===== flow/run.sh =====
#!/bin/bash
# the make line also repeats each setting of config.mk as NAME=value (left out here)
make -C /OpenROAD-flow-scripts/flow DESIGN_CONFIG=/design/flow/config.mk WORK_HOME=/design/flow/orfs CLKGATE_MAP_FILE= finish

===== flow/config.mk =====
export PLATFORM = sky130hd
export DESIGN_NAME = AHB_Mul
export DESIGN_NICKNAME = AHB_Mul
export VERILOG_FILES = /design/flow/design.v
export SDC_FILE = /design/flow/constraint.sdc
export NUM_CORES = 4
export LEC_CHECK = 0
export CAP_MARGIN = 20
export CORE_MARGIN = 2
export CORE_UTILIZATION = 72
export MAX_ROUTING_LAYER = met4
export PLACE_DENSITY = 0.66
export SLEW_MARGIN = 20

===== flow/constraint.sdc =====
create_clock -name core_clock -period 6.83 [get_ports {HCLK}]
set_input_delay 1.3660 -clock core_clock [delete_from_list [all_inputs] [get_ports {HCLK}]]
set_output_delay 1.3660 -clock core_clock [all_outputs]
set_load 0.01 [all_outputs]

===== flow/design.v =====
`timescale 1ns / 1ps
module AHB_Mul(  
    input HCLK,
    input HRESETn,
    input [31:0]M_AHB_0_haddr,
    input [2:0]M_AHB_0_hburst,
    input M_AHB_0_hmastlock,
    input [3:0]M_AHB_0_hprot,
    output reg [31:0]M_AHB_0_hrdata,
    output M_AHB_0_hready,
    output M_AHB_0_hresp,
    input [2:0]M_AHB_0_hsize,
    input [1:0]M_AHB_0_htrans,
    input [31:0]M_AHB_0_hwdata,
    input M_AHB_0_hwrite,
    output[3:0] led 
    );
    assign M_AHB_0_hready = 1'b1;
    assign M_AHB_0_hresp = 1'b0;
    reg [31:0] mem_A;    
    reg [31:0] mem_B;    
    reg [31:0] mem_C;    
    reg [31:0] mem_D;    
    reg [31:0] mem_E;    
    reg [31:0] mem_F;    
    reg [31:0] mem_G;    
    reg [31:0] mem_H;    
    reg[31:0] mem_I;   
    reg [1:0]   w_ctrl;  
    reg [1:0]   r_ctrl;  
    reg [3:0]   w_addr;  
    reg [3:0]   r_addr;  
    assign led[3:0] = mem_A[3:0];  
    always@(posedge HCLK)
    begin 
        if(!HRESETn)
        begin
            w_ctrl <= 2'b00;
            w_addr <= 4'h0;
        end
        else if(M_AHB_0_hwrite == 1'b1) 
        begin
        case(M_AHB_0_htrans)
            2'b00 :  
            begin
                w_ctrl <= 2'b00;
            end
            2'b01 :  
            begin
                w_ctrl <= 2'b01;
            end
            2'b10 :  
            begin
                w_ctrl <= 2'b10;
                w_addr <= M_AHB_0_haddr[5:2];
            end
            2'b11 :  
            begin
                w_ctrl <= 2'b11;
                w_addr <= M_AHB_0_haddr[5:2];
            end
        endcase
        end
        else
        begin
            w_ctrl <= 2'b00;  
        end
   end
    always@(posedge HCLK)  
    begin
    if(!HRESETn)
    begin
        mem_A <= 32'h0;
        mem_B <= 32'h0;
        mem_C <= 32'h0;
        mem_D <= 32'h0;
        mem_E <= 32'h0;
        mem_F <= 32'h0;
        mem_G <= 32'h0;
        mem_H <= 32'h0;
    end
    else
    case(w_ctrl)
        2'b00:  
        begin        
        end
        2'b01:  
        begin
        end
        2'b10:  
        begin
        case(w_addr)
            4'h0 : mem_A <= M_AHB_0_hwdata;
            4'h1 : mem_B <= M_AHB_0_hwdata;
            4'h2 : mem_C <= M_AHB_0_hwdata;
            4'h3 : mem_D <= M_AHB_0_hwdata;
            4'h4 : mem_E <= M_AHB_0_hwdata;
            4'h5 : mem_F <= M_AHB_0_hwdata;
            4'h6 : mem_G <= M_AHB_0_hwdata;
            4'h7 : mem_H <= M_AHB_0_hwdata;
        endcase
        end
        2'b11:  
        begin
        case(w_addr)
            4'h0 : mem_A <= M_AHB_0_hwdata;
            4'h1 : mem_B <= M_AHB_0_hwdata;
            4'h2 : mem_C <= M_AHB_0_hwdata;
            4'h3 : mem_D <= M_AHB_0_hwdata;
            4'h4 : mem_E <= M_AHB_0_hwdata;
            4'h5 : mem_F <= M_AHB_0_hwdata;
            4'h6 : mem_G <= M_AHB_0_hwdata;
            4'h7 : mem_H <= M_AHB_0_hwdata;
        endcase
        end
    endcase
    end
    always@(posedge HCLK) begin
        if (!HRESETn) begin
            r_ctrl <= 2'b00;
            r_addr <= 4'h0;
        end
        else if (M_AHB_0_hwrite == 1'b0) begin  
            case(M_AHB_0_htrans)
                2'b00 : r_ctrl <= 2'b00; 
                2'b01 : r_ctrl <= 2'b01; 
                2'b10 : 
                    begin
                        r_ctrl <= 2'b10; 
                        r_addr <= M_AHB_0_haddr[5:2];
                    end
                2'b11 :
                    begin
                        r_ctrl <= 2'b11; 
                        r_addr <= M_AHB_0_haddr[5:2];
                    end
            endcase
        end
        else begin
            r_ctrl <= 2'b00;  
        end
    end
    always@(*) begin
        case(r_addr)
            4'h0 : M_AHB_0_hrdata = mem_A;
            4'h1 : M_AHB_0_hrdata = mem_B;
            4'h2 : M_AHB_0_hrdata = mem_C;
            4'h3 : M_AHB_0_hrdata = mem_D;
            4'h4 : M_AHB_0_hrdata = mem_E;
            4'h5 : M_AHB_0_hrdata = mem_F;
            4'h6 : M_AHB_0_hrdata = mem_G;
            4'h7 : M_AHB_0_hrdata = mem_H;
            4'h8 : M_AHB_0_hrdata = mem_I;
            default : M_AHB_0_hrdata = 32'h0;
        endcase
    end
    always@(posedge HCLK) begin
        if (!HRESETn) begin
            mem_I <= 32'h1;
        end
        else
        case(w_ctrl) 
        2'b00 : begin end  
        2'b01 : begin end  
        2'b10 , 2'b11 : begin  
            case(w_addr)
                4'h0 : mem_I <= mem_I * M_AHB_0_hwdata;
                4'h1 : mem_I <= mem_I * M_AHB_0_hwdata;
                4'h2 : mem_I <= mem_I * M_AHB_0_hwdata;
                4'h3 : mem_I <= mem_I * M_AHB_0_hwdata;
                4'h4 : mem_I <= mem_I * M_AHB_0_hwdata;
                4'h5 : mem_I <= mem_I * M_AHB_0_hwdata;
                4'h6 : mem_I <= mem_I * M_AHB_0_hwdata;
                4'h7 : mem_I <= mem_I * M_AHB_0_hwdata;
                4'h8 : mem_I <= M_AHB_0_hwdata;
            endcase
        end
        endcase
    end
endmodule

==> out/qor.csv, run 1 <==
metric;value;unit
outcome;complete, but fails checks;
so_faults;negative setup slack;
ys_sh_xor;2.49;%
synth-edff-count;0;
synth_cells;3391;
r2r-start;mem_I[9];
die-area;40700;sq um
grt-ovfl-total;0;
cts_buffers;29;
hold_violations;0;
finalCritPeriodShare;120;%
cts_tree;built;
rsz0062_at_grt;true;
hold_path_end;mem_G[22];
reg2reg_depth;25;
pg_comb;12.3;mW
top_cell;nand2_1;
min-delay-start;mem_G[22];
top_cells_by_count;nand2_1, fa_1, inv_1;
pin_count;118;
ir_drop;1040;uV
clkPwrFrac;10.1;%
first_global_vias;28500;
grt.total_usage;52.9;%
powerSeq;1.86;mW
mux_area_share;0.964;%
yosys_most_used_dff;dfxtp_1;
die_x;202;microns
place.port_buffers;76;
top_cell_area_share;29.0;%
ys_sh_adder;34.5;%
cellPowerDensity;468;nW/um^2
hold_class;register to register;
htree_levels;1;
p_int;8.47;mW
path_max_fanout;7;
grt_pass1_wl;158;mm
p_comb_share;78.1;%
crit_path_frequent_cell;fa_1;
top_area_cell;fa_1;
min_period;8.20;ns
antenna_found_initial;10;
slew_viol_final;0;
synth-warning-count;1;
fp_util;72.9;%
arrival;8.66;ns
vias;27600;
ys_chip_area;28200;sq um
critPathBufInv;10;
core;38600;sq um
leakage;14.2;nW
ys_cells;3391;
avgRoutedWirePerCell;26.4;microns
syn_avg_cell_area;8.30;sq um
hold_slack;0.454;ns
hold_buffers;0;
dpl.hpwl;69.4;mm
swShare;46.4;%
slew_headroom;22.6;%
ys_seq_share;21.2;%
p_clk;1.60;mW
ys_ff;298;
worstMarginPinSlew;1.15;ns
area_growth;19.7;%
rrSetupSlack;-0.85;ns
first_pass_iters;12;
vias_per_cell;6.68;
ant_nets;0;
fin_tns_setup;-19.41;ns
max_freq;0.122;GHz
place_ws;-1.92;ns
die_h;202;microns
drv_cap;0;
dr.first_iter.drc_count;4131;
endpoint;mem_I[30];
worst_ep_required_time;7.29;ns
crit_path_start;M_AHB_0_hwdata[3];
fp_nets;4002;
clock_skew;0.0228;ns
hold_depth;2;
clock_path_buffers;3;
reg2reg_to;mem_I[30];
setup_viol;20;
gp_congestion;1.03;
drc;0;
warnings;77;
clkSlewWorstSetupHoldPaths;0.07;ns
grt_max_degree;172;
cts_root_buf;clkbuf_16;
maxPowerGroup;combinational logic;
cts_sinks;298;
nets;4197;
topCombFamilyByArea;adder cells;
synth_cell_types;58;
ys_sh_simple;20.6;%
aoi_share;11.6;%
critPathTopFamily;adder cells;
synth.area.top_cells;fa_1, dfxtp_1, nand2_1;
worstSetupPathType;primary input to register;
wl;109;mm
cp.depth;27;
async_flop_share;0;%
fin_ws;-1.37;ns
worstSetupStartpointType;primary input;
sequentialPowerShare;11.8;%
max_stage_delay;0.76;ns
p_sw;7.32;mW
crit_path_top_delay_cell;fa_1;
rows;72;
clkLatencyLatePin;0.59;ns
syn-cell-area;28200;sq um
end_kind;register;
per-layer routing:
layer / global-route usage (%) / up-vias / share of wire (%)
met5: - / - / 0
met4: 38.7 / 0 / 10
met3: 17.4 / 983 / 16
met2: 79.6 / 2677 / 43
met1: 59.0 / 12900 / 31
li1: - / 11000 / -
area by class of cell:
class                      instances  area [sq um]
multi-input combinational       2452         20700
sequential                       298          5970
fill                            1860          4930
timing repair buffer             428          3970
inverter                         377          1420
clock buffer                      41           831
tap                              518           648
clock inverter                    10          97.6
antenna                           12          30.0
timing repair:
action | in CTS | in global routing
cloned | 6 | 0
setup buffers | 54 | 17
pin swaps | 135 | 103
endpoints found under the hold margin | 0 | 0
endpoints found under the setup margin | 21 | 22
gates resized | 219 | 123
per-stage QoR:
step,utilization [%],power [mW],std cells,cell area [sq um]
3_3_place_gp,80.7,11.7,4009,31200
6_report,87.2,15.8,4136,33700
4_1_cts,86.0,14.5,4117,33200
2_1_floorplan,-,8.00,3391,28500
3_5_place_dp,80.7,12.0,4009,31200
5_1_grt,87.2,16.6,4134,33700
==> run 2, diff against run 1 <==
Settings changed: ABC_AREA set to 1, CTS_CLUSTER_DIAMETER set to 228, CTS_CLUSTER_SIZE set to 14, GPL_TIMING_DRIVEN set to 1, PLACE_DENSITY 0.66 to not set, PLACE_DENSITY_LB_ADDON set to 0.08, SETUP_SLACK_MARGIN set to 0.88, TNS_END_PERCENT set to 60.
Clock period 6.83 ns to 6.47 ns, I/O delays scaled along.
==> run 2 against run 1 <==
Effect of this change:
- still fails the layout checks on negative setup slack
- utilization up 1.3 points
- first-iteration DRC count up 23%
- clock skew down 0.0032 ns
- sequential cell count unchanged
- combinational power up 7%
- largest cell class unchanged
- largest power group unchanged
==> out/qor.csv, run 2 <==
metric;value;unit;change
aoi_share;15.1;%;+3.5 points
r2r-start;mem_I[2];;
vias_per_cell;6.45;;-3.5%
die_h;205;microns;+1.6%
top_cell_area_share;28.1;%;-0.95 points
cts_buffers;25;;-14%
cts_sinks;298;;unchanged
die_x;205;microns;+1.6%
nets;4723;;+13%
grt_max_degree;182;;+5.8%
final_cell_area;35200;sq um;+4.5%
clkSlewWorstSetupHoldPaths;0.07;ns;about the same
grt.total_usage;53.9;%;+1.0 points
p_clk;1.38;mW;-14%
outcome;complete, but fails checks;;
synth_cell_types;43;;-26%
ant_nets;0;;unchanged
grt-ovfl-total;0;;unchanged
arrival;8.03;ns;-0.63 ns
fin_cells;4649;;+12%
fp_util;73.1;%;+0.24 points
worstSetupStartpointType;primary input;;
setup_viol;22;;+10%
reg2reg_depth;28;;+12%
avgRoutedWirePerCell;25.4;microns;-3.7%
ys_sh_xor;0.873;%;-1.6 points
ys_sh_adder;33.3;%;-1.1 points
powerSeq;1.96;mW;+5%
critPathTopFamily;adder cells;;
p_sw;8.03;mW;+9.7%
core;39800;sq um;+3.0%
max_stage_delay;0.62;ns;-0.14 ns
ys_sh_simple;13.1;%;-7.6 points
place_ws;-1.48;ns;+0.444 ns
synth-edff-count;0;;unchanged
swShare;48.4;%;+2.1 points
gp_congestion;1.04;;+1.5%
hold_path_end;mem_E[2];;
maxPowerGroup;combinational logic;;
die-area;42000;sq um;+3.3%
clkPwrFrac;8.3;%;-1.8 points
cellPowerDensity;470;nW/um^2;+0.42%
rows;73;;+1.4%
so_faults;negative setup slack;;
cts_root_buf;clkbuf_16;;
reg2reg_to;mem_I[23];;
finalCritPeriodShare;117;%;-3.5 points
htree_levels;1;;unchanged
dp.cells;4514;;+13%
slew_viol_final;0;;unchanged
min-delay-start;mem_E[2];;
wl;118;mm;+8.3%
area_growth;21.1;%;
warnings;71;;-7.8%
synth_cells;3940;;+16%
cp.depth;30;;+11%
worst_ep_required_time;6.96;ns;-0.33 ns
crit_path_top_delay_cell;fa_1;;
worstSetupPathType;primary input to register;;
leakage;17.5;nW;+23%
end_kind;register;;
endpoint;mem_I[23];;
min_period;7.54;ns;
ys_ff;298;;unchanged
pin_count;118;;unchanged
topCombFamilyByArea;adder cells;;
syn_avg_cell_area;7.39;sq um;-11%
clock_skew;0.0196;ns;-0.00318 ns
worstMarginPinSlew;1.11;ns;-0.0393 ns
yosys_most_used_dff;dfxtp_1;;
total_power;16.6;mW;+5.0%
grt_pass1_wl;165;mm;+4.0%
first_pass_iters;12;;unchanged
clkLatencyLatePin;0.57;ns;-0.02 ns
fin_ws;-1.07;ns;+0.301 ns
top_cells_by_count;inv_1, nand2_1, fa_1;;
top_cell;inv_1;;
antenna_found_initial;9;;-1
syn-cell-area;29100;sq um;+3.4%
clock_path_buffers;3;;unchanged
dpl.hpwl;68.7;mm;-1.0%
max_freq;0.133;GHz;
fp_nets;4551;;+14%
async_flop_share;0;%;unchanged
hold_violations;0;;unchanged
p_comb_share;79.8;%;+1.7 points
utilization;88.5;%;+1.3 points
slew_headroom;25.7;%;+3.2 points
ys_seq_share;20.5;%;-0.69 points
first_global_vias;29700;;+4.3%
sequentialPowerShare;11.8;%;about the same
vias;30000;;+8.5%
hold_class;register to register;;
hold_depth;2;;unchanged
crit_path_start;M_AHB_0_hwdata[10];;
drv_cap;0;;unchanged
dpl-instance-area;32200;sq um;+3.1%
ys_chip_area;29100;sq um;+3.4%
p_int;8.54;mW;+0.89%
cts_tree;built;;
top_area_cell;fa_1;;
rrSetupSlack;-0.46;ns;+0.39 ns
crit_path_frequent_cell;fa_1;;
ir_drop;887;uV;-15%
critPathBufInv;8;;-2
mux_area_share;0;%;-0.96 points
dr.first_iter.drc_count;5077;;+23%
ys_cells;3940;;+16%
drc;0;;unchanged
path_max_fanout;8;;+1
synth-warning-count;1;;unchanged
pg_comb;13.2;mW;+7%
synth.area.top_cells;fa_1, dfxtp_1, inv_1;;
rsz0062_at_grt;true;;
fin_tns_setup;-17.78;ns;+1.63 ns
hold_slack;0.447;ns;-0.00664 ns
place.port_buffers;76;;unchanged
==> run 2: layout make-up <==
cell class                      instances  area [sq um]
Multi-Input combinational cell       2333         19500
Antenna cell                           12          30.0
Fill cell                            2002          4580
Sequential cell                       298          5970
Timing Repair Buffer                  411          4540
Clock inverter                          2          31.3
Tap cell                              525           657
Inverter                             1043          3920
Clock buffer                           25           626
==> run 2: timing repair <==
item	in CTS	in global routing
endpoints found under the setup margin	25	24
gates resized	332	136
setup buffers	61	18
hold buffers	0	0
gates cloned	14	2
pin swaps	196	119
==> run 2: routing by layer <==
metal / GRT usage [%] / wire length [microns]
met2: 77.6 / 48600
met4: 43.0 / 13000
met3: 17.3 / 19600
met1: 62.0 / 37000
met5: - / 0
==> run 3, diff against run 2 <==
Settings changed: ABC_AREA 1 to not set, CELL_PAD_IN_SITES_DETAIL_PLACEMENT set to 2, CORE_UTILIZATION 72 to 34, CTS_CLUSTER_DIAMETER 228 to not set, CTS_CLUSTER_SIZE 14 to not set, GPL_TIMING_DRIVEN 1 to not set, MAX_ROUTING_LAYER met4 to not set, PLACE_DENSITY set to 0.94, PLACE_DENSITY_LB_ADDON 0.08 to not set, SETUP_SLACK_MARGIN 0.88 to 2.83, TNS_END_PERCENT 60 to not set.
Clock period 6.47 ns to 16.2 ns, I/O delays scaled along.
==> run 3 against run 2 <==
Effect of this change:
- the flow now stops in global routing
- synthesized cell count fell by 14%
- die area grew 100%
- area after synthesis down 3.3%
==> out/qor.csv, run 3 <==
metric;value;unit;change
cts_sinks;298;;unchanged
toolErrorMsg;[ERROR GRT-0116] Global routing finished with congestion. Check the congestion regions in the DRC Viewer.;;
grt.total_usage;94.3;%;
core;82000;sq um;+110%
yosys_most_used_dff;dfxtp_1;;
synth-edff-count;0;;unchanged
lastStage;global routing;;
die-area;85100;sq um;+100%
dpl.hpwl;200;mm;+190%
synth_cell_types;58;;+35%
ys_sh_simple;20.6;%;+7.6 points
grt-ovfl-total;6156;;
rows;105;;+44%
cts_buffers;35;;+40%
top_cell_area_share;29.0;%;+0.95 points
mux_area_share;0.964;%;+0.96 points
die_h;292;microns;+42%
pin_count;118;;unchanged
place_ws;2.76;ns;+4.23 ns
fp_nets;4002;;-12%
topCombFamilyByArea;adder cells;;
syn-cell-area;28200;sq um;-3.3%
synth-warning-count;1;;unchanged
ys_ff;298;;unchanged
ys_chip_area;28200;sq um;-3.3%
fp_util;34.3;%;-39 points
synth_cells;3391;;-14%
outcome;stopped before the end;;
die_x;292;microns;+42%
cts_root_buf;clkbuf_16;;
top_area_cell;fa_1;;
top_cell;nand2_1;;
htree_levels;2;;+1
place.port_buffers;76;;unchanged
ys_sh_xor;2.49;%;+1.6 points
postCtsResizedCells;0;;-100%
clock_path_buffers;3;;unchanged
ys_seq_share;21.2;%;+0.69 points
ys_sh_adder;34.5;%;+1.1 points
cts_setup_buffers;0;;-100%
async_flop_share;0;%;unchanged
aoi_share;11.6;%;-3.5 points
ys_cells;3391;;-14%
hold_buffers;0;;unchanged
synth.area.top_cells;fa_1, dfxtp_1, nand2_1;;
gp_congestion;0.951;;-8.6%
syn_avg_cell_area;8.30;sq um;+12%
top_cells_by_count;nand2_1, fa_1, inv_1;;
run 3: layer usage:
layer,GRT overflow,global-route usage (%)
met5,75,71.3
met4,1116,95.0
met3,596,83.0
met2,3496,112
met1,873,88.5
run 3: through the flow:
stage | util, % | hold slack (ns) | std cells | cell area [sq um]
after detailed placement | 36.4 | 0.454 | 4343 | 29900
after floorplan | - | 0.434 | 3391 | 28200
after CTS | 37.9 | 0.478 | 4402 | 31100
after global placement | 36.4 | 0.438 | 4343 | 29900
==> run 4, diff against run 3 <==
Settings changed: ABC_AREA set to 1, CELL_PAD_IN_SITES_DETAIL_PLACEMENT 2 to not set, CORE_UTILIZATION 34 to 72, CTS_CLUSTER_DIAMETER set to 230, CTS_CLUSTER_SIZE set to 72, MAX_ROUTING_LAYER set to met4, PLACE_DENSITY 0.94 to not set, PLACE_DENSITY_LB_ADDON set to 0.2, SETUP_SLACK_MARGIN 2.83 to 1.71.
Clock period 16.2 ns to 6.83 ns, I/O delays scaled along.
==> run 4 against run 3 <==
Effect of this change:
- the flow again stops in global routing
- area after synthesis up 3.4%
- synthesized cell count grew 16%
- die area decreased by 51%
==> out/qor.csv, run 4 <==
metric;value;unit;change
ys_cells;3940;;+16%
yosys_most_used_dff;dfxtp_1;;
grt.total_usage;67.9;%;
rows;73;;-30%
toolErrorMsg;[ERROR GRT-0232] Routing congestion too high. Check the congestion heatmap in the GUI.;;
fp_nets;4551;;+14%
cts_buffers;8;;-77%
cts_root_buf;clkbuf_16;;
top_cells_by_count;inv_1, nand2_1, fa_1;;
die-area;42000;sq um;-51%
syn_avg_cell_area;7.39;sq um;-11%
clock_path_buffers;3;;unchanged
dpl-instance-area;32300;sq um;+8.0%
synth_cells;3940;;+16%
core;39800;sq um;-51%
synth-warning-count;1;;unchanged
dp.cells;4520;;+4.1%
fp_util;73.1;%;+39 points
ys_chip_area;29100;sq um;+3.4%
ys_sh_simple;13.1;%;-7.6 points
top_cell;inv_1;;
aoi_share;15.1;%;+3.5 points
synth-edff-count;0;;unchanged
place.port_buffers;76;;unchanged
htree_levels;1;;-1
top_cell_area_share;28.1;%;-0.95 points
dpl.hpwl;69.9;mm;-65%
ys_sh_xor;0.873;%;-1.6 points
async_flop_share;0;%;unchanged
ys_seq_share;20.5;%;-0.69 points
die_h;205;microns;-30%
top_area_cell;fa_1;;
ys_sh_adder;33.3;%;-1.1 points
outcome;stopped before the end;;
mux_area_share;0;%;-0.96 points
synth_cell_types;43;;-26%
synth.area.top_cells;fa_1, dfxtp_1, inv_1;;
topCombFamilyByArea;adder cells;;
ys_ff;298;;unchanged
place_ws;-1.46;ns;-4.21 ns
hold_buffers;0;;unchanged
cts_sinks;298;;unchanged
grt-ovfl-total;5;;
die_x;205;microns;-30%
syn-cell-area;29100;sq um;+3.4%
pin_count;118;;unchanged
lastStage;global routing;;
gp_congestion;0.996;;+4.7%
## run 4: metrics by stage
| stage | TNS, ns | util, % | hold slack [ns] |
|---|---|---|---|
| 2_1_floorplan | -1.76 | - | 0.424 |
| 3_3_place_gp | -22.58 | 81.0 | 0.432 |
| 3_5_place_dp | -26.17 | 81.0 | 0.437 |
| 4_1_cts | -2.89 | 86.5 | 0.463 |
## run 4: routing by layer
layer | track usage (%) | GRT overflow
met1 | 71.1 | 0
met2 | 84.3 | 3
met3 | 49.7 | 1
met4 | 54.7 | 1
met5 | - | -
## run 4: repair_timing
item | 4_1_cts
gates cloned | 15
setup endpoints to repair | 26
resized | 373
pin swaps | 210
buffers inserted | 64
==> run 5, diff against run 4 <==
Settings changed: CORE_ASPECT_RATIO set to 0.7, CORE_UTILIZATION 72 to 45, CTS_CLUSTER_DIAMETER 230 to not set, CTS_CLUSTER_SIZE 72 to not set, MAX_ROUTING_LAYER met4 to met5, MIN_ROUTING_LAYER set to met1, PLACE_DENSITY set to 0.49, PLACE_DENSITY_LB_ADDON 0.2 to not set, SETUP_SLACK_MARGIN 1.71 to not set, SLEW_MARGIN 20 to 30, TNS_END_PERCENT set to 75.
Clock period 6.83 ns to 6.21 ns, I/O delays scaled along.
==> run 5 against run 4 <==
Effect of this change:
- the layout now fails its checks (negative setup slack)
- area after synthesis unchanged
- die area grew 59%
- synthesized cell count stayed put
==> out/qor.csv, run 5 <==
metric;value;unit;change
outcome;complete, but fails checks;;
so_faults;negative setup slack;;
place_ws;-1.84;ns;-0.385 ns
vias_per_cell;5.28;;
synth.area.top_cells;fa_1, dfxtp_1, inv_1;;
rrSetupSlack;-0.50;ns;
reg2reg_depth;28;;
rows;77;;+5.5%
slew_headroom;37.3;%;
top_area_cell;fa_1;;
maxPowerGroup;combinational logic;;
ys_chip_area;29100;sq um;unchanged
synth-edff-count;0;;unchanged
worstMarginPinSlew;0.940;ns;
synth_cells;3940;;unchanged
aoi_share;15.1;%;unchanged
nFillCells;5980;;
rsz0062_at_grt;true;;
max_stage_delay;0.61;ns;
ir_drop;960;uV;
hold_path_end;mem_B[22];;
syn_avg_cell_area;7.39;sq um;unchanged
area_growth;25.6;%;
grt.total_usage;33.2;%;
setup_viol;22;;
place.port_buffers;76;;unchanged
arrival;7.44;ns;
fin_ws;-0.728;ns;
async_flop_share;0;%;unchanged
fin_cells;5032;;
cts_root_buf;clkbuf_16;;
hold_violations;0;;
p_comb_share;78.2;%;
die_x;308;microns;+50%
min-delay-start;mem_B[22];;
clock_skew;0.0447;ns;
die-area;66800;sq um;+59%
dpl.hpwl;76.9;mm;+10%
worstSetupPathType;primary input to register;;
hold_class;register to register;;
gp_congestion;0.927;;-6.9%
yosys_most_used_dff;dfxtp_1;;
dr.first_iter.drc_count;2378;;
finalCritPeriodShare;112;%;
ys_seq_share;20.5;%;unchanged
p_int;10.2;mW;
antenna_found_initial;2;;
crit_path_start;M_AHB_0_hwdata[7];;
topCombFamilyByArea;adder cells;;
leakage;18.1;nW;
ys_ff;298;;unchanged
warnings;76;;
swShare;46.2;%;
cellPowerDensity;517;nW/um^2;
end_kind;register;;
wl;109;mm;
pg_comb;14.8;mW;
avgRoutedWirePerCell;21.8;microns;
dpl-instance-area;33200;sq um;+2.8%
worstSetupStartpointType;primary input;;
dp.cells;4888;;+8.1%
fp_util;45.8;%;-27 points
sequentialPowerShare;10.8;%;
final_cell_area;36600;sq um;
hold_buffers;0;;unchanged
die_h;217;microns;+5.7%
synth_cell_types;43;;unchanged
p_sw;8.74;mW;
first_global_vias;27100;;
ys_sh_simple;13.1;%;unchanged
fp_nets;4551;;unchanged
clkSlewWorstSetupHoldPaths;0.06;ns;
core;63600;sq um;+60%
endpoint;mem_I[29];;
crit_path_frequent_cell;fa_1;;
top_cell_area_share;28.1;%;unchanged
synth-warning-count;1;;unchanged
htree_levels;2;;+1
slew_viol_final;0;;
syn-cell-area;29100;sq um;unchanged
crit_path_top_delay_cell;fa_2;;
critPathTopFamily;adder cells;;
r2r-start;mem_I[12];;
ys_sh_xor;0.873;%;unchanged
pin_count;118;;unchanged
cts_tree;built;;
clock_path_buffers;3;;unchanged
ant_nets;0;;
vias;26600;;
top_cell;inv_1;;
mux_area_share;0;%;unchanged
grt_max_degree;129;;
min_period;6.94;ns;
cp.depth;29;;
hold_depth;2;;
top_cells_by_count;inv_1, nand2_1, fa_1;;
worst_ep_required_time;6.71;ns;
p_clk;2.08;mW;
grt_pass1_wl;166;mm;
path_max_fanout;6;;
powerSeq;2.03;mW;
grt-ovfl-total;0;;
clkPwrFrac;11.0;%;
cts_sinks;298;;unchanged
ys_sh_adder;33.3;%;unchanged
drc;0;;
nets;4790;;
first_pass_iters;7;;
clkLatencyLatePin;0.59;ns;
hold_slack;0.445;ns;
cts_buffers;34;;+26
critPathBufInv;10;;
max_freq;0.144;GHz;
total_power;18.9;mW;
reg2reg_to;mem_I[29];;
ys_cells;3940;;unchanged
drv_cap;0;;
run 5: through the flow:
stage          util [%]  setup TNS [ns]
2_1_floorplan         -           -9.79
3_3_place_gp       52.1          -34.81
3_5_place_dp       52.1          -35.72
4_1_cts            56.5           -9.30
5_1_grt            57.5          -13.79
6_report           57.5           -9.99
run 5: final cells by class:
class | instances | area, sq um | share of cell area [%]
diodes | 1 | 2.50 | 0.00685
clock buffers | 43 | 935 | 2.56
clock inverters | 16 | 170 | 0.466
inverters | 1043 | 3920 | 10.7
multi-input cells | 2333 | 19600 | 53.7
flip-flops and latches | 298 | 5970 | 16.3
well taps | 829 | 1040 | 2.84
repair buffers | 469 | 4880 | 13.3
run 5: repair_timing:
action | in CTS | in global routing
pin swaps | 214 | 137
setup endpoints to repair | 23 | 23
cloned | 15 | 2
setup buffers | 53 | 18
gates resized | 363 | 135
run 5: per-layer routing:
metal | GRT usage (%) | vias to the layer above | share of wire, % | routed length [microns]
li1 | - | 12300 | - | -
met1 | 47.9 | 13000 | 45 | 49200
met2 | 50.0 | 1007 | 43 | 47100
met3 | 6.10 | 183 | 8.3 | 9060
met4 | 11.5 | 2 | 3.8 | 4190
met5 | 0 | - | 0.0091 | 10
==> run 6, diff against run 5 <==
Settings changed: ABC_AREA 1 to not set, CELL_PAD_IN_SITES_DETAIL_PLACEMENT set to 1, CORE_ASPECT_RATIO 0.7 to 0.51, CORE_UTILIZATION 45 to 40, MAX_ROUTING_LAYER met5 to not set, MIN_ROUTING_LAYER met1 to not set, PLACE_DENSITY 0.49 to 0.6, SLEW_MARGIN 30 to 20, TNS_END_PERCENT 75 to 30.
Clock period 6.21 ns to 10.0 ns, I/O delays scaled along.
==> run 6 against run 5 <==
Effect of this change:
- non-clock buffer count fell by 288
- total power fell by 54%
- clock skew fell by 0.0098 ns
- the run now finishes clean
- clock-buffer cell count fell by 7
- largest cell class unchanged
- cell area fell by 15%
==> out/qor.csv, run 6 <==
metric;value;unit;change
hold_path_end;mem_G[29];;
slew_headroom;22.9;%;-14 points
cts_setup_buffers;0;;-100%
crit_path_frequent_cell;fa_1;;
grt-ovfl-total;0;;unchanged
first_pass_iters;5;;-2
topCombFamilyByArea;adder cells;;
worst_ep_required_time;10.50;ns;+3.79 ns
core;69600;sq um;+9.4%
crit_path_start;M_AHB_0_hwdata[5];;
top_cell_area_share;29.0;%;+0.95 points
top_area_cell;fa_1;;
fin_cells;4279;;-15%
drc;0;;unchanged
vias_per_cell;5.78;;+9.4%
cp.depth;24;;-17%
finalCritPeriodShare;93.7;%;-18 points
clkLatencyLatePin;0.59;ns;about the same
arrival;9.87;ns;+2.43 ns
first_global_vias;26000;;-4.1%
avgRoutedWirePerCell;25.5;microns;+17%
hold_violations;0;;unchanged
dr.first_iter.drc_count;2760;;+16%
die_x;376;microns;+22%
die-area;72600;sq um;+8.8%
mux_area_share;0.964;%;+0.96 points
min_period;9.37;ns;
dp.cells;4231;;-13%
ys_sh_adder;34.5;%;+1.1 points
top_cells_by_count;nand2_1, fa_1, inv_1;;
fp_util;40.5;%;-5.3 points
fin_tns_setup;0;ns;+9.99 ns
syn-cell-area;28200;sq um;-3.3%
crit_path_top_delay_cell;clkdlybuf4s50_1;;
sequentialPowerShare;15.2;%;+4.4 points
utilization;44.4;%;-13 points
endpoint;mem_I[29];;
critPathTopFamily;adder cells;;
nFillCells;8241;;+38%
max_stage_delay;0.73;ns;+0.12 ns
gp_congestion;0.938;;+1.2%
clkPwrFrac;13.1;%;+2.1 points
swShare;50.7;%;+4.5 points
ys_cells;3391;;-14%
setup_viol;0;;-100%
async_flop_share;0;%;unchanged
end_kind;register;;
grt.total_usage;30.4;%;-2.8 points
pin_count;118;;unchanged
r2r-start;mem_I[11];;
fin_ws;0.629;ns;+1.36 ns
cellPowerDensity;280;nW/um^2;-46%
worstMarginPinSlew;1.15;ns;+0.213 ns
critPathBufInv;5;;-5
cts_sinks;298;;unchanged
p_sw;4.40;mW;-50%
wl;109;mm;-0.31%
worstSetupStartpointType;primary input;;
clock_path_buffers;3;;unchanged
rows;69;;-10%
outcome;complete, no violations;;
path_max_fanout;20;;+14
synth-edff-count;0;;unchanged
min-delay-start;mem_G[29];;
grt_max_degree;194;;+50%
fp_nets;4002;;-12%
synth_cell_types;58;;+35%
hold_class;register to register;;
cts_root_buf;clkbuf_16;;
yosys_most_used_dff;dfxtp_1;;
dpl.hpwl;80.7;mm;+4.9%
cts_buffers;26;;-24%
dpl-instance-area;30000;sq um;-9.5%
crit_chain;clkdlybuf4s50_1, buf_4, and2_1, fa_1, fa_1, fa_1, inv_1, fa_1, inv_1, fa_1, fa_1, fa_1, fa_1, ha_1, nand3_1, nor2_1, a211oi_1, buf_4, o21ai_0, nor2_1, o311ai_1, or2_2, xnor2_1, a221oi_1;;
ys_ff;298;;unchanged
grt_pass1_wl;167;mm;+0.30%
hold_buffers;0;;unchanged
reg2reg_to;mem_I[29];;
synth_cells;3391;;-14%
slew_viol_final;0;;unchanged
postCtsResizedCells;0;;-100%
drv_cap;0;;unchanged
rsz0062_at_grt;false;;
cts_tree;built;;
ys_chip_area;28200;sq um;-3.3%
worstSetupPathType;primary input to register;;
hold_slack;0.456;ns;+0.0109 ns
place.port_buffers;76;;unchanged
aoi_share;11.6;%;-3.5 points
ys_sh_xor;2.49;%;+1.6 points
pg_comb;6.22;mW;-58%
final_cell_area;30900;sq um;-15%
vias;24700;;-7.0%
top_cell;nand2_1;;
clock_skew;0.0349;ns;-0.00976 ns
reg2reg_depth;25;;-11%
hold_depth;2;;unchanged
rrSetupSlack;1.90;ns;+2.40 ns
ys_sh_simple;20.6;%;+7.6 points
p_comb_share;71.7;%;-6.5 points
ant_nets;0;;unchanged
p_int;4.27;mW;-58%
warnings;71;;-6.6%
ir_drop;357;uV;-63%
powerSeq;1.31;mW;-35%
maxPowerGroup;combinational logic;;
total_power;8.67;mW;-54%
area_growth;9.79;%;
syn_avg_cell_area;8.30;sq um;+12%
synth.area.top_cells;fa_1, dfxtp_1, nand2_1;;
nets;3947;;-18%
leakage;12.7;nW;-30%
htree_levels;1;;-1
p_clk;1.13;mW;-46%
antenna_found_initial;5;;+3
ys_seq_share;21.2;%;+0.69 points
place_ws;0.185;ns;+2.03 ns
synth-warning-count;1;;unchanged
clkSlewWorstSetupHoldPaths;0.07;ns;about the same
max_freq;0.107;GHz;
die_h;193;microns;-11%
==> run 6: layout make-up <==
type / count / area [sq um] / share of cell area [%]
antenna: 2 / 5.00 / 0.0162
clock buffer: 36 / 769 / 2.49
clock inverter: 10 / 138 / 0.445
inverter: 377 / 1420 / 4.60
multi-input combinational: 2452 / 19900 / 64.3
sequential: 298 / 5970 / 19.3
tap: 923 / 1150 / 3.74
timing repair buffer: 181 / 1580 / 5.10
==> run 6: layer usage <==
layer	global-route usage (%)	share of wire (%)	up-vias
met4	4.51	1.8	2
met5	0	0.012	-
met2	40.5	38	1421
met3	9.64	14	141
met1	47.8	46	12700
li1	-	-	10500
==> run 7, diff against run 6 <==
Settings changed: ABC_AREA set to 1, CELL_PAD_IN_SITES_DETAIL_PLACEMENT 1 to not set, CORE_ASPECT_RATIO 0.51 to not set, CORE_UTILIZATION 40 to 72, CTS_CLUSTER_DIAMETER set to 173, CTS_CLUSTER_SIZE set to 14, GPL_TIMING_DRIVEN set to 1, MAX_ROUTING_LAYER set to met4, PLACE_DENSITY 0.6 to not set, PLACE_DENSITY_LB_ADDON set to 0.21, SETUP_SLACK_MARGIN set to 0.88, TNS_END_PERCENT 30 to 60.
Clock period 10.0 ns to 7.5 ns, I/O delays scaled along.
==> run 7 against run 6 <==
Effect of this change:
- the layout now fails its checks (negative setup slack)
- routed wire length down 6.7%
- sequential cell count unchanged
- worst hold slack worse by 0.011 ns
- utilization up 41 points
- combinational power up about 80%
- cell area up 9.6%
- sequential power up 34%
- final cell count up 7.2%
- clock skew down 0.022 ns
- clock-buffer cell count down 11
- largest power group unchanged
- highest routed layer is now met4
==> out/qor.csv, run 7 <==
metric;value;unit;change
p_comb_share;79.1;%;+7.4 points
hold_path_end;mem_E[22];;
ys_sh_adder;33.3;%;-1.1 points
grtUsageMet2;72.6;%;+32 points
synth_cell_types;43;;-26%
reg2reg_depth;22;;-12%
dpl.hpwl;62.9;mm;-22%
ant_nets;0;;unchanged
antenna_found_initial;5;;unchanged
fp_util;73.1;%;+33 points
p_int;7.25;mW;+70%
pg_comb;11.2;mW;+80%
grt_max_degree;135;;-30%
hold_violations;0;;unchanged
cts_root_buf;clkbuf_16;;
avgRoutedWirePerCell;22.2;microns;-13%
maxPowerGroup;combinational logic;;
slew_viol_final;0;;unchanged
p_sw;6.84;mW;+56%
total_power;14.1;mW;+63%
topCombFamilyByArea;adder cells;;
rsz0062_at_grt;true;;
mux_area_share;0;%;-0.96 points
crit_path_start;M_AHB_0_hwdata[3];;
worstSetupStartpointType;primary input;;
cts_buffers;25;;-3.8%
cp.depth;25;;+4.2%
critPathBufInv;7;;+2
utilization;85.1;%;+41 points
die_h;205;microns;+6.0%
ys_ff;298;;unchanged
setup_viol;2;;+2
clkLatencyLatePin;0.55;ns;-0.04 ns
top_cell_area_share;28.1;%;-0.95 points
dr.first_iter.drc_count;3815;;+38%
die-area;42000;sq um;-42%
syn-cell-area;29100;sq um;+3.4%
grt-ovfl-total;0;;unchanged
warnings;73;;+2.8%
gr-usage-met1;56.9;%;+9.0 points
end_kind;register;;
clkPwrFrac;8.4;%;-4.7 points
yosys_most_used_dff;dfxtp_1;;
crit_path_frequent_cell;fa_1;;
fin_ws;-0.225;ns;-0.854 ns
syn_avg_cell_area;7.39;sq um;-11%
arrival;8.14;ns;-1.73 ns
so_faults;negative setup slack;;
core;39800;sq um;-43%
cts_sinks;298;;unchanged
max_stage_delay;0.65;ns;-0.08 ns
grt_pass1_wl;153;mm;-8.3%
clock_path_buffers;3;;unchanged
synth-warning-count;1;;unchanged
gp_congestion;1.01;;+8.1%
ys_sh_simple;13.1;%;-7.6 points
synth.area.top_cells;fa_1, dfxtp_1, inv_1;;
htree_levels;1;;unchanged
nets;4670;;+18%
pin_count;118;;unchanged
crit_path_top_delay_cell;fa_2;;
ys_sh_xor;0.873;%;-1.6 points
hold_class;register to register;;
top_area_cell;fa_1;;
worstMarginPinSlew;1.10;ns;-0.0484 ns
vias_per_cell;6.17;;+6.8%
synth_cells;3940;;+16%
min_period;7.73;ns;
grt.total_usage;49.2;%;+19 points
clkSlewWorstSetupHoldPaths;0.06;ns;about the same
first_pass_iters;9;;+4
slew_headroom;26.3;%;+3.4 points
r2r-start;mem_I[17];;
path_max_fanout;5;;-75%
fp_nets;4551;;+14%
endpoint;mem_I[31];;
wl;102;mm;-6.7%
area_growth;16.5;%;
top_cells_by_count;inv_1, nand2_1, fa_1;;
critPathTopFamily;adder cells;;
ys_seq_share;20.5;%;-0.69 points
worst_ep_required_time;7.91;ns;-2.59 ns
max_freq;0.129;GHz;
vias;28300;;+14%
swShare;48.5;%;-2.2 points
cellPowerDensity;416;nW/um^2;+48%
clock_skew;0.0133;ns;-0.0215 ns
top_cell;inv_1;;
outcome;complete, but fails checks;;
worstSetupPathType;primary input to register;;
first_global_vias;28700;;+10%
sequentialPowerShare;12.5;%;-2.7 points
hold_depth;2;;unchanged
cts_tree;built;;
drv_cap;0;;unchanged
p_clk;1.19;mW;+5%
powerSeq;1.76;mW;+34%
ir_drop;872;uV;+140%
min-delay-start;mem_E[22];;
gr-usage-met3;14.5;%;+4.9 points
rows;73;;+5.8%
grt-busiest-layer;met2;;
leakage;17.0;nW;+34%
aoi_share;15.1;%;+3.5 points
rrSetupSlack;-0.02;ns;-1.92 ns
finalCritPeriodShare;103;%;+9.3 points
place.port_buffers;76;;unchanged
die_x;205;microns;-45%
synth-edff-count;0;;unchanged
reg2reg_to;mem_I[31];;
drc;0;;unchanged
ys_chip_area;29100;sq um;+3.4%
async_flop_share;0;%;unchanged
ys_cells;3940;;+16%
## run 7: cell type report
| cell class | instances | area, sq um |
|---|---|---|
| clock buffer | 25 | 626 |
| tap | 525 | 657 |
| clock inverter | 2 | 31.3 |
| sequential | 298 | 5970 |
| timing repair buffer | 358 | 3530 |
| inverter | 1043 | 3920 |
| fill | 2196 | 5930 |
| antenna | 5 | 12.5 |
| multi-input combinational | 2333 | 19200 |
## run 7: per-layer routing
| metal | part of all wire, % | vias to the layer above |
|---|---|---|
| li1 | - | 12100 |
| met2 | 43 | 2401 |
| met4 | 10 | 0 |
| met5 | 0 | - |
| met1 | 32 | 13000 |
| met3 | 15 | 811 |
## run 7: timing repair
item | CTS | global route
pin swaps | 141 | 105
hold buffers | 0 | 0
setup endpoints to repair | 23 | 22
resized | 215 | 92
gates cloned | 10 | 0
buffers inserted | 51 | 9
## run 7: metrics by stage
step	worst slack (ns)	TNS, ns	instance area [sq um]	instances	hold WS [ns]
6_report	-0.225	-0.307	33900	4589	0.445
5_1_grt	-0.214	-0.374	33900	4589	0.463
4_1_cts	0.328	0	33500	4574	0.446
3_5_place_dp	-0.700	-8.60	31700	4486	0.437
3_3_place_gp	-0.461	-6.47	31700	4485	0.433
2_1_floorplan	0.269	0	29700	3940	0.424
==> run 8, diff against run 7 <==
Settings changed: ABC_AREA 1 to not set, CORE_UTILIZATION 72 to 40, CTS_CLUSTER_DIAMETER 173 to not set, CTS_CLUSTER_SIZE 14 to not set, GPL_TIMING_DRIVEN 1 to not set, MAX_ROUTING_LAYER met4 to not set, PLACE_DENSITY set to 0.6, PLACE_DENSITY_LB_ADDON 0.21 to not set, SETUP_SLACK_MARGIN 0.88 to not set, TNS_END_PERCENT 60 to not set.
Clock period 7.5 ns to 9.26 ns, I/O delays scaled along.
==> run 8 against run 7 <==
Effect of this change:
- the run now finishes clean
- first-iteration DRC count shrank 49%
- synthesized cell count shrank 14%
- cell area shrank 7.8%
- clock power grew about 20%
- total power shrank 38%
- highest routed layer unchanged
==> out/qor.csv, run 8 <==
metric;value;unit;change
outcome;complete, no violations;;
path_max_fanout;30;;+25
crit_path_frequent_cell;fa_1;;
synth_cells;3391;;-14%
end_kind;register;;
synth_cell_types;58;;+35%
top_cells_by_count;nand2_1, fa_1, inv_1;;
crit_path_top_delay_cell;fa_1;;
hold_violations;0;;unchanged
area_growth;11.0;%;
sequentialPowerShare;16.4;%;+3.9 points
drv_cap;0;;unchanged
first_pass_iters;6;;-3
arrival;9.03;ns;+0.89 ns
hold_class;register to register;;
topCombFamilyByArea;adder cells;;
rrSetupSlack;1.49;ns;+1.51 ns
gr-usage-met1;34.8;%;-22 points
ys_ff;298;;unchanged
maxPowerGroup;combinational logic;;
slew_headroom;26.7;%;+0.44 points
core;69900;sq um;+76%
critPathBufInv;6;;-1
gr-usage-met3;3.37;%;-11 points
clkSlewWorstSetupHoldPaths;0.06;ns;about the same
p_comb_share;67.9;%;-11 points
grt-ovfl-total;0;;unchanged
rows;97;;+33%
reg2reg_depth;20;;-9.1%
top_cell_area_share;29.0;%;+0.95 points
nets;3955;;-15%
async_flop_share;0;%;unchanged
clock_skew;0.0207;ns;+0.00733 ns
grt.total_usage;24.9;%;-24 points
p_clk;1.37;mW;+20%
fp_util;40.3;%;-33 points
final_cell_area;31300;sq um;-7.8%
warnings;67;;-8.2%
top_area_cell;fa_1;;
aoi_share;11.6;%;-3.5 points
dr.first_iter.drc_count;1959;;-49%
die_h;269;microns;+31%
die-area;72500;sq um;+72%
cts_setup_buffers;0;;-100%
ys_seq_share;21.2;%;+0.69 points
worstMarginPinSlew;1.09;ns;-0.0135 ns
utilization;44.7;%;-40 points
mux_area_share;0.964;%;+0.96 points
synth.area.top_cells;fa_1, dfxtp_1, nand2_1;;
top_cell;nand2_1;;
cts_buffers;35;;+40%
dpl.hpwl;60.9;mm;-3.2%
place.port_buffers;76;;unchanged
max_freq;0.116;GHz;
critPathTopFamily;adder cells;;
grtUsageMet2;41.0;%;-32 points
drc;0;;unchanged
worstSetupStartpointType;primary input;;
synth-warning-count;1;;unchanged
max_stage_delay;0.55;ns;-0.10 ns
swShare;46.5;%;-2.1 points
crit_path_start;M_AHB_0_hwdata[2];;
vias;23100;;-18%
ys_chip_area;28200;sq um;-3.3%
ys_cells;3391;;-14%
reg2reg_to;mem_I[31];;
finalCritPeriodShare;93.2;%;-9.8 points
clkLatencyLatePin;0.55;ns;about the same
first_global_vias;23700;;-17%
grt-busiest-layer;met2;;
ir_drop;363;uV;-58%
cts_root_buf;clkbuf_16;;
powerSeq;1.42;mW;-19%
syn_avg_cell_area;8.30;sq um;+12%
grt_pass1_wl;141;mm;-7.7%
min_period;8.63;ns;
endpoint;mem_I[29];;
wl;89.7;mm;-12%
worstSetupPathType;primary input to register;;
pin_count;118;;unchanged
total_power;8.68;mW;-38%
grt_max_degree;196;;+45%
syn-cell-area;28200;sq um;-3.3%
leakage;12.9;nW;-24%
hold_path_end;mem_B[25];;
cts_sinks;298;;unchanged
vias_per_cell;5.37;;-13%
yosys_most_used_dff;dfxtp_1;;
avgRoutedWirePerCell;20.8;microns;-6.1%
clkPwrFrac;15.8;%;+7.4 points
dpl-instance-area;30200;sq um;-4.9%
ys_sh_xor;2.49;%;+1.6 points
ys_sh_adder;34.5;%;+1.1 points
place_ws;0.145;ns;+0.846 ns
ant_nets;0;;unchanged
cts_tree;built;;
rsz0062_at_grt;false;;
postCtsResizedCells;0;;-100%
fin_ws;0.632;ns;+0.857 ns
ys_sh_simple;20.6;%;+7.6 points
hold_depth;2;;unchanged
pg_comb;5.89;mW;-47%
worst_ep_required_time;9.66;ns;+1.75 ns
cp.depth;25;;unchanged
fin_tns_setup;0;ns;+0.307 ns
min-delay-start;mem_B[25];;
gp_congestion;0.852;;-16%
fp_nets;4002;;-12%
synth-edff-count;0;;unchanged
p_int;4.65;mW;-36%
p_sw;4.03;mW;-41%
n_antenna_cell;0;;-5
hold_buffers;0;;unchanged
slew_viol_final;0;;unchanged
die_x;269;microns;+31%
antenna_found_initial;1;;-4
r2r-start;mem_I[9];;
htree_levels;2;;+1
clock_path_buffers;3;;unchanged
setup_viol;0;;-2
cellPowerDensity;278;nW/um^2;-33%
## run 8: layout make-up
| cell class | count | area, sq um |
|---|---|---|
| clock buffers | 43 | 957 |
| clock inverters | 15 | 153 |
| fillers | 7038 | 38600 |
| inverters | 377 | 1420 |
| multi-input cells | 2452 | 19800 |
| flip-flops and latches | 298 | 5970 |
| well taps | 940 | 1180 |
| repair buffers | 180 | 1740 |
## run 8: per-stage QoR
step                      cells  hold WS, ns
after floorplan            3391        0.434
after detailed placement   4247        0.445
after CTS                  4305        0.454
final                      4305        0.450
after global routing       4305        0.466
after global placement     4247        0.441
## run 8: metal layers
| metal | routed length, microns | part of all wire [%] |
|---|---|---|
| met4 | 2160 | 2.4 |
| met1 | 38800 | 43 |
| met5 | 0 | 0 |
| met3 | 6720 | 7.5 |
| met2 | 42000 | 47 |
==> run 9, diff against run 8 <==
Settings changed: CELL_PAD_IN_SITES_DETAIL_PLACEMENT set to 1, CORE_ASPECT_RATIO set to 1.4, CTS_CLUSTER_SIZE set to 46, GPL_TIMING_DRIVEN set to 0, TNS_END_PERCENT set to 30.
Clock period 9.26 ns to 10.0 ns, I/O delays scaled along.
==> run 9 against run 8 <==
Effect of this change:
- cell area decreased by 0.90%
- worst hold slack improved by 0.0056 ns
- via count increased by 11%
- clock skew increased by 0.0077 ns
- largest cell class unchanged
- highest routed layer is now met5
- largest power group unchanged
- utilization decreased by 0.42 points
- routed wire length increased by 34%
- critical endpoint is now mem_I[28]
- critical path type unchanged
- clock power decreased by 19%
- global-route usage increased by 8.3 points
==> out/qor.csv, run 9 <==
metric;value;unit;change
topCombFamilyByArea;adder cells;;
pin_count;118;;unchanged
synth-edff-count;0;;unchanged
hold_depth;2;;unchanged
nFillCells;8604;;+22%
synth.area.top_cells;fa_1, dfxtp_1, nand2_1;;
top_area_cell;fa_1;;
grt.total_usage;33.3;%;+8.3 points
htree_levels;1;;-1
maxPowerGroup;combinational logic;;
reg2reg_depth;23;;+15%
hold_path_end;mem_C[21];;
cts_tree;built;;
dpl.hpwl;94.8;mm;+56%
cts_setup_buffers;0;;unchanged
fp_util;40.3;%;about the same
place.port_buffers;65;;-14%
ant_nets;0;;unchanged
top_cells_by_count;nand2_1, fa_1, inv_1;;
cellPowerDensity;266;nW/um^2;-4.3%
synth_cell_types;58;;unchanged
crit_chain;clkdlybuf4s50_1, clkbuf_1, and2_1, fa_1, fa_1, fa_1, inv_1, fa_1, inv_1, fa_1, inv_1, fa_1, inv_1, fa_1, fa_1, ha_1, nand3_1, or4_1, o211ai_1, nand2_1, mux2_2, a2111oi_0;;
syn-cell-area;28200;sq um;unchanged
clock_skew;0.0284;ns;+0.00771 ns
logic_area;19800;sq um;-0.28%
core;69900;sq um;about the same
first_global_vias;28000;;+18%
clkPwrFrac;13.5;%;-2.3 points
grt_pass1_wl;178;mm;+26%
slew_headroom;19.1;%;-7.6 points
leakage;12.5;nW;-2.6%
ys_ff;298;;unchanged
grt_max_degree;17;;-91%
die_h;318;microns;+18%
clkSlewWorstSetupHoldPaths;0.08;ns;+0.02 ns
sequentialPowerShare;15.4;%;-1.0 points
p_clk;1.11;mW;-19%
drv_cap;0;;unchanged
arrival;10.20;ns;+1.17 ns
ys_sh_adder;34.5;%;unchanged
end_kind;register;;
hold_violations;0;;unchanged
dr.first_iter.drc_count;1921;;-1.9%
vias;25700;;+11%
max_freq;0.102;GHz;
setup_viol;0;;unchanged
crit_path_start;M_AHB_0_hwdata[7];;
slew_viol_final;0;;unchanged
die_x;228;microns;-15%
nets;4098;;+3.6%
fin_ws;0.230;ns;-0.402 ns
finalCritPeriodShare;97.7;%;+4.5 points
die-area;72600;sq um;about the same
powerSeq;1.27;mW;-10%
hold_buffers;0;;unchanged
min_period;9.77;ns;
cts_sinks;298;;unchanged
outcome;complete, no violations;;
top_cell;nand2_1;;
ys_cells;3391;;unchanged
gp_congestion;0.985;;+16%
avgRoutedWirePerCell;27.1;microns;+30%
final_cell_area;31000;sq um;-0.90%
wl;121;mm;+34%
worst_ep_required_time;10.43;ns;+0.77 ns
first_pass_iters;5;;-1
crit_path_frequent_cell;fa_1;;
warnings;65;;-3.0%
min-delay-start;mem_C[21];;
p_comb_share;71.1;%;+3.2 points
grt-ovfl-total;0;;unchanged
drc;0;;unchanged
top_cell_area_share;29.0;%;unchanged
fp_nets;4002;;unchanged
rows;115;;+19%
place_ws;-0.748;ns;-0.893 ns
synth-warning-count;1;;unchanged
clkLatencyLatePin;0.60;ns;+0.05 ns
worstMarginPinSlew;1.20;ns;+0.113 ns
aoi_share;11.6;%;unchanged
p_int;4.15;mW;-11%
regArea;5970;sq um;about the same
worstSetupStartpointType;primary input;;
reg2reg_to;mem_I[28];;
vias_per_cell;5.78;;+7.6%
area_growth;10.0;%;
dpl-instance-area;30000;sq um;-0.40%
worstSetupPathType;primary input to register;;
p_sw;4.08;mW;+1.2%
critPathBufInv;6;;unchanged
mux_area_share;0.964;%;unchanged
hold_class;register to register;;
synth_cells;3391;;unchanged
endpoint;mem_I[28];;
crit_path_top_delay_cell;clkdlybuf4s50_1;;
ys_sh_simple;20.6;%;unchanged
cts_buffers;27;;-23%
path_max_fanout;10;;-67%
max_stage_delay;0.88;ns;+0.33 ns
yosys_most_used_dff;dfxtp_1;;
ir_drop;299;uV;-18%
async_flop_share;0;%;unchanged
ys_chip_area;28200;sq um;unchanged
critPathTopFamily;adder cells;;
antenna_found_initial;5;;+4
pg_comb;5.85;mW;-0.7%
r2r-start;mem_I[6];;
swShare;49.6;%;+3.1 points
cts_root_buf;clkbuf_16;;
cp.depth;22;;-12%
syn_avg_cell_area;8.30;sq um;unchanged
ys_sh_xor;2.49;%;unchanged
ys_seq_share;21.2;%;unchanged
rrSetupSlack;1.18;ns;-0.31 ns
clock_path_buffers;3;;unchanged
## run 9: what timing repair did
item,CTS,global route
gates resized,6,15
cloned,0,0
setup endpoints to repair,3,5
## run 9: final cells by class
cell class | count | area share (%)
clock inverter | 13 | 0.404
tap | 936 | 3.78
antenna | 1 | 0.00808
buffer | 262 | 3.31
timing repair buffer | 69 | 2.24
multi-input combinational | 2452 | 63.9
inverter | 377 | 4.57
sequential | 298 | 19.3
clock buffer | 36 | 2.55
## run 9: metrics by stage
step                      cells  total power, mW  utilization (%)  hold WS [ns]  setup TNS, ns
after floorplan            3391             5.12                -         0.434              0
after global routing       4443             8.75             44.3         0.469        -0.0164
final                      4444             8.23             44.3         0.456              0
after CTS                  4443             8.13             44.3         0.456              0
after detailed placement   4394             6.98             42.9         0.447          -4.97
after global placement     4392             6.84             42.9         0.440          -4.17
## run 9: layer usage
layer  track usage (%)  vias up  part of all wire [%]
met5                 0        -                 0.034
met4              28.9        6                    11
met2              58.2     1225                    49
met1              35.1    13100                    34
met3              4.52      538                   6.7
li1                  -    10800                     -
==> run 10, diff against run 9 <==
Settings changed: ABC_AREA set to 1, CELL_PAD_IN_SITES_DETAIL_PLACEMENT 1 to not set, CORE_ASPECT_RATIO 1.4 to not set, CORE_UTILIZATION 40 to 72, CTS_CLUSTER_DIAMETER set to 331, CTS_CLUSTER_SIZE 46 to 15, GPL_TIMING_DRIVEN 0 to not set, PLACE_DENSITY 0.6 to not set, PLACE_DENSITY_LB_ADDON set to 0.27, TNS_END_PERCENT 30 to not set.
Clock period 10.0 ns to 6.42 ns, I/O delays scaled along.
==> run 10 against run 9 <==
Effect of this change:
- the layout now fails its checks (negative setup slack)
- register-to-register slack got worse by 1.7 ns
- die area decreased by 42%
- first-iteration DRC count increased by 150%
- sequential cell count unchanged
- worst setup slack got worse by 1.1 ns
- via count increased by 17%
- sequential share of layout area decreased by 2.2 points
- cell area increased by 13%
- sequential power increased by 55%
- area after synthesis increased by 3.4%
- combinational power increased by 140%
- clock-buffer cell count decreased by 12
- highest routed layer unchanged
==> out/qor.csv, run 10 <==
metric;value;unit;change
die_x;205;microns;-10%
setup_viol;23;;+23
max_freq;0.138;GHz;
r2r-start;mem_I[11];;
clock_skew;0.0149;ns;-0.0135 ns
hold_violations;0;;unchanged
rrSetupSlack;-0.54;ns;-1.72 ns
end_kind;register;;
aoi_share;15.1;%;+3.5 points
p_comb_share;81.2;%;+10 points
avgRoutedWirePerCell;24.9;microns;-8.3%
first_global_vias;29700;;+6.1%
pin_count;118;;unchanged
powerSeq;1.97;mW;+55%
nFillCells;1897;;-78%
dpl.hpwl;65.8;mm;-31%
grt.total_usage;51.2;%;+18 points
cts_buffers;23;;-15%
die-area;42000;sq um;-42%
warnings;76;;+17%
gp_congestion;1.01;;+2.3%
so_faults;negative setup slack;;
synth-edff-count;0;;unchanged
ys_cells;3940;;+16%
clkLatencyLatePin;0.57;ns;-0.03 ns
max_stage_delay;0.60;ns;-0.28 ns
drc;0;;unchanged
ys_sh_simple;13.1;%;-7.6 points
hold_depth;2;;unchanged
grt-ovfl-total;0;;unchanged
slew_headroom;16.9;%;-2.2 points
fin_ws;-0.828;ns;-1.06 ns
arrival;7.72;ns;-2.48 ns
ir_drop;778;uV;+160%
p_int;8.88;mW;+110%
crit_path_top_delay_cell;fa_1;;
top_cell;inv_1;;
antenna_found_initial;7;;+2
ys_sh_adder;33.3;%;-1.1 points
synth-warning-count;1;;unchanged
cp.depth;26;;+18%
top_area_cell;fa_1;;
endpoint;mem_I[17];;
first_pass_iters;13;;+8
syn_avg_cell_area;7.39;sq um;-11%
top_cells_by_count;inv_1, nand2_1, fa_1;;
dr.first_iter.drc_count;4753;;+150%
core;39800;sq um;-43%
vias_per_cell;6.49;;+12%
htree_levels;1;;unchanged
finalCritPeriodShare;113;%;+15 points
cellPowerDensity;502;nW/um^2;+89%
total_power;17.5;mW;+110%
critPathTopFamily;adder cells;;
place.port_buffers;76;;+17%
critPathBufInv;9;;+3
clkPwrFrac;7.6;%;-5.9 points
ys_seq_share;20.5;%;-0.69 points
async_flop_share;0;%;unchanged
die_h;205;microns;-35%
synth.area.top_cells;fa_1, dfxtp_1, inv_1;;
syn-cell-area;29100;sq um;+3.4%
slew_viol_final;0;;unchanged
cts_root_buf;clkbuf_16;;
ys_sh_xor;0.873;%;-1.6 points
rows;73;;-37%
drv_cap;0;;unchanged
vias;30100;;+17%
fp_util;73.1;%;+33 points
fin_tns_setup;-12.30;ns;-12.30 ns
mux_area_share;0;%;-0.96 points
rsz0062_at_grt;true;;
worst_ep_required_time;6.89;ns;-3.54 ns
min_period;7.25;ns;
hold_slack;0.447;ns;-0.00908 ns
grt_pass1_wl;163;mm;-8.8%
crit_path_start;M_AHB_0_hwdata[2];;
worstMarginPinSlew;1.24;ns;+0.0352 ns
min-delay-start;mem_B[25];;
ys_chip_area;29100;sq um;+3.4%
synth_cells;3940;;+16%
synth_cell_types;43;;-26%
dpl-instance-area;32100;sq um;+7.0%
wl;115;mm;-4.5%
cts_tree;built;;
yosys_most_used_dff;dfxtp_1;;
sequentialPowerShare;11.2;%;-4.2 points
p_sw;8.65;mW;+110%
p_clk;1.33;mW;+20%
outcome;complete, but fails checks;;
final_cell_area;34900;sq um;+13%
path_max_fanout;5;;-5
clock_path_buffers;3;;unchanged
top_cell_area_share;28.1;%;-0.95 points
hold_buffers;0;;unchanged
worstSetupPathType;primary input to register;;
crit_path_frequent_cell;fa_1;;
area_growth;20.1;%;
fp_nets;4551;;+14%
cts_sinks;298;;unchanged
pg_comb;14.2;mW;+140%
reg2reg_depth;25;;+8.7%
worstSetupStartpointType;primary input;;
hold_class;register to register;;
clkSlewWorstSetupHoldPaths;0.08;ns;about the same
leakage;17.4;nW;+39%
maxPowerGroup;combinational logic;;
ant_nets;0;;unchanged
reg2reg_to;mem_I[17];;
ys_ff;298;;unchanged
grt_max_degree;145;;+128
place_ws;-1.44;ns;-0.691 ns
swShare;49.3;%;-0.25 points
nets;4711;;+15%
topCombFamilyByArea;adder cells;;
hold_path_end;mem_B[25];;
[run 10: metal layers]
layer  vias up  global-route usage [%]  share of wire, %
met3      1232                    18.1                17
met5         -                       0             0.082
met2      2958                    75.8                41
met4         2                    40.8                12
met1     13700                    60.5                30
li1      12100                       -                 -
[run 10: timing repair]
action	CTS	global route
buffers inserted	42	30
cloned	15	2
setup endpoints to repair	23	23
endpoints found under the hold margin	0	0
pin swaps	181	138
resized	314	149
[run 10: layout make-up]
cell class,count,area [sq um],area share [%]
diodes,5,12.5,0.0358
clock buffers,24,589,1.69
clock inverters,1,20.0,0.0573
inverters,1043,3920,11.2
multi-input cells,2333,19600,56.0
flip-flops and latches,298,5970,17.1
well taps,525,657,1.88
repair buffers,401,4210,12.0
[run 10: per-stage QoR]
step	utilization, %	std cells
after global placement	80.7	4514
after CTS	85.9	4596
after global routing	87.7	4625
after detailed placement	80.7	4514
after floorplan	-	3940
final	87.8	4630
==> run 11, diff against run 10 <==
Settings changed: ABC_AREA 1 to not set, CORE_UTILIZATION 72 to 57, CTS_CLUSTER_DIAMETER 331 to not set, CTS_CLUSTER_SIZE 15 to not set, PLACE_DENSITY_LB_ADDON 0.27 to not set.
Clock period 6.42 ns to 5.15 ns, I/O delays scaled along.
==> run 11 against run 10 <==
Effect of this change:
- still fails the layout checks on negative setup slack
- worst hold slack better by 0.0055 ns
- worst setup slack worse by 1.2 ns
- global-route usage is 11 points lower
- clock skew is 0.0021 ns lower
- first-iteration DRC count is 51% lower
- register-to-register slack worse by 1.3 ns
- sequential share of layout area hardly changed
- clock-buffer cell count is 24 higher
- utilization is 16 points lower
- final cell count is 6.3% lower
- synthesized cell count is 14% lower
- largest power group unchanged
==> out/qor.csv, run 11 <==
metric;value;unit;change
hold_violations;0;;unchanged
worst_ep_required_time;5.59;ns;-1.30 ns
p_clk;2.49;mW;+87%
slew_viol_final;0;;unchanged
area_growth;24.3;%;
nets;4261;;-9.6%
cts_root_buf;clkbuf_16;;
powerSeq;2.46;mW;+25%
finalCritPeriodShare;138;%;+26 points
mux_area_share;0.964;%;+0.96 points
ys_ff;298;;unchanged
die_x;226;microns;+10%
rrSetupSlack;-1.88;ns;-1.34 ns
ys_seq_share;21.2;%;+0.69 points
crit_chain;buf_12, buf_12, buf_4, and2_4, fa_1, inv_1, fa_1, fa_1, fa_1, inv_2, ha_4, ha_4, fa_1, fa_1, ha_4, a2111o_1, a211o_1, nor4_2, buf_4, nor2_4, o21a_1, o21a_1, or3b_1, a311oi_1;;
yosys_most_used_dff;dfxtp_1;;
reg2reg_to;mem_I[17];;
endpoint;mem_I[17];;
nFillCells;3851;;+100%
end_kind;register;;
drv_cap;0;;unchanged
dpl.hpwl;71.9;mm;+9.3%
die-area;51200;sq um;+22%
rows;81;;+11%
critPathBufInv;6;;-3
clkSlewWorstSetupHoldPaths;0.06;ns;-0.02 ns
swShare;44.7;%;-4.6 points
wl;102;mm;-12%
sequentialPowerShare;11.5;%;+0.3 points
worstMarginPinSlew;0.980;ns;-0.259 ns
crit_path_start;M_AHB_0_hwdata[2];;
hold_slack;0.452;ns;+0.00554 ns
min-delay-start;mem_C[21];;
clkLatencyLatePin;0.54;ns;-0.03 ns
pg_comb;16.4;mW;+15%
crit_path_top_delay_cell;fa_1;;
crit_path_frequent_cell;fa_1;;
ir_drop;1210;uV;+56%
cts_tree;built;;
fin_cells;4338;;-6.3%
die_h;226;microns;+10%
maxPowerGroup;combinational logic;;
async_flop_share;0;%;unchanged
ys_sh_adder;34.5;%;+1.1 points
pin_count;118;;unchanged
setup_viol;23;;unchanged
rsz0062_at_grt;true;;
hold_class;register to register;;
dp.cells;4204;;-6.9%
topCombFamilyByArea;adder cells;;
fin_ws;-1.98;ns;-1.15 ns
ys_chip_area;28200;sq um;-3.3%
clkPwrFrac;11.7;%;+4.1 points
top_area_cell;fa_1;;
top_cell;nand2_1;;
synth-edff-count;0;;unchanged
core;48800;sq um;+23%
path_max_fanout;5;;unchanged
min_period;7.13;ns;
hold_path_end;mem_C[21];;
worstSetupPathType;primary input to register;;
synth_cell_types;58;;+35%
clock_path_buffers;3;;unchanged
slew_headroom;34.7;%;+18 points
antenna_found_initial;2;;-5
max_stage_delay;0.58;ns;-0.02 ns
ys_sh_simple;20.6;%;+7.6 points
cts_buffers;34;;+48%
reg2reg_depth;21;;-16%
fp_util;57.6;%;-15 points
p_int;11.8;mW;+33%
syn-cell-area;28200;sq um;-3.3%
first_global_vias;26400;;-11%
htree_levels;2;;+1
dr.first_iter.drc_count;2337;;-51%
outcome;complete, but fails checks;;
aoi_share;11.6;%;-3.5 points
first_pass_iters;6;;-7
warnings;72;;-5.3%
ys_cells;3391;;-14%
vias;25400;;-15%
grt_pass1_wl;154;mm;-5.0%
top_cell_area_share;29.0;%;+0.95 points
clock_skew;0.0129;ns;-0.00207 ns
worstSetupStartpointType;primary input;;
vias_per_cell;5.86;;-9.7%
critPathTopFamily;adder cells;;
top_cells_by_count;nand2_1, fa_1, inv_1;;
ant_nets;0;;unchanged
leakage;14.8;nW;-15%
avgRoutedWirePerCell;23.4;microns;-5.8%
cellPowerDensity;611;nW/um^2;+22%
synth_cells;3391;;-14%
p_comb_share;76.8;%;-4.4 points
total_power;21.4;mW;+22%
synth.area.top_cells;fa_1, dfxtp_1, nand2_1;;
ys_sh_xor;2.49;%;+1.6 points
fp_nets;4002;;-12%
gp_congestion;0.974;;-3.4%
p_sw;9.56;mW;+11%
drc;0;;unchanged
so_faults;negative setup slack;;
grt_max_degree;148;;+2.1%
synth-warning-count;1;;unchanged
r2r-start;mem_I[5];;
hold_depth;2;;unchanged
grt.total_usage;40.4;%;-11 points
place.port_buffers;76;;unchanged
cp.depth;24;;-7.7%
cts_sinks;298;;unchanged
arrival;7.58;ns;-0.14 ns
syn_avg_cell_area;8.30;sq um;+12%
hold_buffers;0;;unchanged
max_freq;0.140;GHz;
grt-ovfl-total;0;;unchanged
-- run 11: final cells by class --
class | count | area [sq um] | area share, %
multi-input combinational | 2452 | 21000 | 60.0
sequential | 298 | 5970 | 17.0
timing repair buffer | 487 | 4660 | 13.3
inverter | 377 | 1420 | 4.06
clock buffer | 48 | 995 | 2.84
tap | 664 | 831 | 2.37
clock inverter | 11 | 140 | 0.400
antenna | 1 | 2.50 | 0.00715
-- run 11: through the flow --
step / setup slack [ns] / area [sq um] / util [%] / setup TNS (ns)
floorplan: -2.26 / 28600 / - / -36.36
global placement: -2.96 / 32000 / 65.6 / -59.23
detailed placement: -3.02 / 32000 / 65.6 / -60.73
CTS: -1.88 / 34600 / 70.9 / -34.75
global route: -2.12 / 35000 / 71.7 / -40.79
finish: -1.98 / 35000 / 71.7 / -37.17
-- run 11: what timing repair did --
action	in CTS	in global routing
gates cloned	9	0
gates resized	295	56
pin swaps	193	88
endpoints found under the setup margin	25	25
setup buffers	52	17
-- run 11: layer usage --
metal	routed length (microns)	track usage [%]	part of all wire (%)
met2	47200	65.6	46
met5	0	0	0
met4	5620	19.3	5.5
met3	9420	7.09	9.3
met1	39400	52.5	39
Power is estimated from default activity; no workload was simulated.
